==> inputs of harbor <==
==> flow/design.v <==
module FpCustomAddSub 
# (
	parameter	ManWidth	=	16,
	parameter	ExpWidth	=	6
)
(Rst_i,Clk_i,A_i,B_i,AddSub_i,Nd_i,Result_o,ResultValid_o);	
	function integer Log2;
	input integer value;
		begin
			Log2 = 0;
			while (value > 1) begin
				value   = value >> 1;
				Log2    = Log2 + 1;
			end
		end
	endfunction
	localparam	InOutWidth	=	1+ExpWidth+ManWidth;
	localparam	ExtManWidth	=	ManWidth+1;
	localparam	Stages	=	Log2(InOutWidth);
	input	Rst_i;
	input	Clk_i;
	input	[InOutWidth-1:0]	A_i;
	input	[InOutWidth-1:0]	B_i;
	input	AddSub_i;
	input	Nd_i;
	output	[InOutWidth-1:0]	Result_o;
	output	ResultValid_o;
	wire	signB	=	B_i[InOutWidth-1]^AddSub_i;
	wire	[InOutWidth-2:0]	absA	=	A_i[InOutWidth-2:0];
	wire	[InOutWidth-2:0]	absB	=	B_i[InOutWidth-2:0];
	reg		[InOutWidth-1:0]	muxA;
	reg		[InOutWidth-1:0]	muxB;
	reg	impliedA;
	reg	impliedB;
	reg	[InOutWidth-1:0]	muxAReg;
	reg	[InOutWidth-1:0]	muxBReg;
	reg	[ExpWidth-1:0]		expDiff;
	reg	addSubOrepation;
	wire	[ManWidth:0]	manA	=	{impliedA,	muxAReg[ManWidth-1:0]};
	wire	[ManWidth:0]	manB	=	{impliedB,	muxBReg[ManWidth-1:0]};
	reg	[ManWidth:0]	manANorm;
	reg	[ManWidth:0]	manBNorm;
	reg	addSubOrepationReg;
	reg	[ExtManWidth:0]	manSum;
	wire	[Stages-1:0]	distance;
	wire	[ExtManWidth+1:0]	dataArray	[0:Stages];
	wire	[Stages+1:0]	distanceR	=	{2'b00,distanceR1};
	reg		[ExtManWidth-1:0]	manSumReg;
	wire	[ExtManWidth-1:0]	normCMan	=	manSumReg	<<	distanceR1[Stages-1:0];	 
	reg	[ManWidth-1:0]	manC;
	reg	[ExpWidth-1:0]	expAPipe	[0:4];
	reg	[ExpWidth-1:0]	expC;
	reg	[4:0]	signC;
	reg	[8:0]	valid;
	assign  dataArray [0]	=	manSum;		
	assign	Result_o	=	{signC[4],expC,manC};
	assign	ResultValid_o	=	valid[4];
	always	@(*)	begin
		if	(absA<absB)	begin
			muxA	<=	{signB,absB};
			muxB	<=	{A_i[InOutWidth-1],absA};
		end	else	begin
			muxA	<=	{A_i[InOutWidth-1],absA};
			muxB	<=	{signB,absB};
		end 
	end
	always	@(posedge	Clk_i)	begin
		if	(muxA	[InOutWidth-2 -:ExpWidth]	==	8'h00)	begin	 
			impliedA	<=	1'b0;	 
		end	else	begin
			impliedA	<=	1'b1;	 
		end
		if	(muxB	[InOutWidth-2 -:ExpWidth]	==	8'h00)	begin	 
			impliedB	<=	1'b0;
		end	else	begin
			impliedB	<=	1'b1;
		end
		muxAReg	<=	muxA;
		muxBReg	<=	muxB;
		expDiff	<=	muxA[InOutWidth-2 -:ExpWidth]	-	muxB[InOutWidth-2 -:ExpWidth];	 
		addSubOrepation	<=	muxA[InOutWidth-1]	^	muxB[InOutWidth-1];	 
	end
	always	@(posedge	Clk_i)	begin
		manANorm	<=	manA;
		manBNorm	<=	manB	>>	expDiff;	 
		addSubOrepationReg <= addSubOrepation;
	end
	always	@(posedge	Clk_i)	begin
		if	(Rst_i)	begin
			manSum	<=	{ExtManWidth{1'b0}};
		end	else	if	(!addSubOrepationReg)	begin
			manSum	<=	{1'b0,	manANorm}	+	{1'b0,	manBNorm};
		end	else	begin
			manSum	<=	{1'b0,	manANorm}	-	{1'b0,	manBNorm};
		end
	end
	genvar	i;
	generate	
		for (i=0; i<Stages; i=i+1)	begin: searchMSB
			wire [ExtManWidth+1:0] dataIn;	
			wire [ExtManWidth+1:0] shitedDataOut;
			wire [ExtManWidth+1:0] dataOut;
			assign  dataIn = dataArray[i];
			wire    shiftDesired = ~|(dataIn[ExtManWidth+1:ExtManWidth+1-(1 << (Stages-1-i))]);
			assign  distance[(Stages-1-i)] = shiftDesired;		
			assign  shitedDataOut = dataIn << (1 << (Stages-1-i));	
			assign  dataOut = shiftDesired ? shitedDataOut : dataIn;	
			assign  dataArray[i+1] = dataOut;
		end
		reg	[Stages-1:0]	distanceR1;
		always	@(posedge	Clk_i)	begin
			distanceR1	<=	distance;
		end
	endgenerate	
	always	@(posedge	Clk_i)	begin
		manSumReg	<=	manSum	[ExtManWidth-1 -:ExtManWidth];
	end
	always	@(posedge	Clk_i)	begin
		if	(Rst_i)	begin
			manC	<=	{ManWidth{1'b0}};
		end	else	begin
			manC	<=	normCMan	[ExtManWidth-1 -:ManWidth];	 
		end
	end
	always	@(posedge	Clk_i)	begin	
		expAPipe[0]	<=	muxA[InOutWidth-2 -:ExpWidth];	 
		expAPipe[1]	<=	expAPipe[0];
		expAPipe[2]	<=	expAPipe[1];
		expAPipe[3]	<=	expAPipe[2];
		expAPipe[4]	<=	expAPipe[3];
	end
	always	@(posedge	Clk_i)	begin
		if	(&distanceR1)	begin
			expC	<=	{ExpWidth{1'b0}};
		end	else	begin
			if	(expAPipe[3]	>=	distanceR)	begin
				expC	<=	expAPipe[3]-distanceR+1;			 
			end	else	begin
				expC	<=	{{ExpWidth+1{1'b0}},1'b1};
			end
		end	
	end
	always	@(posedge	Clk_i)	begin
		signC	<=	{signC[3:0],	muxA[InOutWidth-1]};
	end
	always	@(posedge	Clk_i)	begin
		valid	<=	{valid[7:0],Nd_i};
	end	
endmodule
==> flow/run.sh <==
#!/bin/bash
# the make line also repeats each setting of config.mk as NAME=value (left out here)
make -C /OpenROAD-flow-scripts/flow DESIGN_CONFIG=/design/flow/config.mk WORK_HOME=/design/flow/orfs CLKGATE_MAP_FILE= finish
==> flow/config.mk <==
export PLATFORM = sky130hd
export DESIGN_NAME = FpCustomAddSub
export DESIGN_NICKNAME = FpCustomAddSub
export VERILOG_FILES = /design/flow/design.v
export SDC_FILE = /design/flow/constraint.sdc
export NUM_CORES = 4
export LEC_CHECK = 0
export CAP_MARGIN = 20
export CORE_ASPECT_RATIO = 0.5
export CORE_MARGIN = 2
export CORE_UTILIZATION = 40
export CTS_CLUSTER_DIAMETER = 332
export CTS_CLUSTER_SIZE = 98
export PLACE_DENSITY = 0.35
export SLEW_MARGIN = 10
export TNS_END_PERCENT = 15
==> flow/constraint.sdc <==
create_clock -name core_clock -period 4.5 [get_ports {Clk_i}]
set_input_delay 0.9000 -clock core_clock [delete_from_list [all_inputs] [get_ports {Clk_i}]]
set_output_delay 0.9000 -clock core_clock [all_outputs]
set_load 0.01 [all_outputs]
==> inputs of juniper, as changes to harbor <==
CORE_ASPECT_RATIO = not set   (was 0.5)
CORE_UTILIZATION = 68   (was 40)
CTS_CLUSTER_DIAMETER = 150   (was 332)
CTS_CLUSTER_SIZE = not set   (was 98)
PLACE_DENSITY = not set   (was 0.35)
SETUP_SLACK_MARGIN = -0.16   (was not set)
SLEW_MARGIN = 20   (was 10)
TNS_END_PERCENT = not set   (was 15)
==> flow/constraint.sdc (replaced) <==
create_clock -name core_clock -period 3.19 [get_ports {Clk_i}]
set_input_delay 0.6380 -clock core_clock [delete_from_list [all_inputs] [get_ports {Clk_i}]]
set_output_delay 0.6380 -clock core_clock [all_outputs]
set_load 0.01 [all_outputs]
==> qor summary <==
quantity	juniper	harbor
Final wirelength	28.4 mm	16.1 mm
Peak fanout along the critical path	15	6
Clock transition at the registers of the reported paths	0.08 ns	0.07 ns
Cell repeated most along the worst path	sky130_fd_sc_hd__nor2_1	sky130_fd_sc_hd__a21oi_1
Pleak	0.00431 uW	0.00386 uW
Cell depth of the worst flop-to-flop path	13	15
Diode count	2	0
Antenna violations before repair	2	1
Count of routing violations after the opening detailed-route iteration	1640	177
Critical Path Start	addSubOrepationReg$_DFF_P_	manBNorm[0]$_SDFF_PP0_
Cts repair resizes	20	0
DR WL met2	12.7 mm	6.59 mm
GR Util met3	13.7%	4.95%
Slew HR	32.6%	41.7%
Status	complete, but fails checks	timing/DRC/antenna clean
Layout check failures	setup timing	-
Power figures rest on the tool's default switching activity, not on a simulated workload.
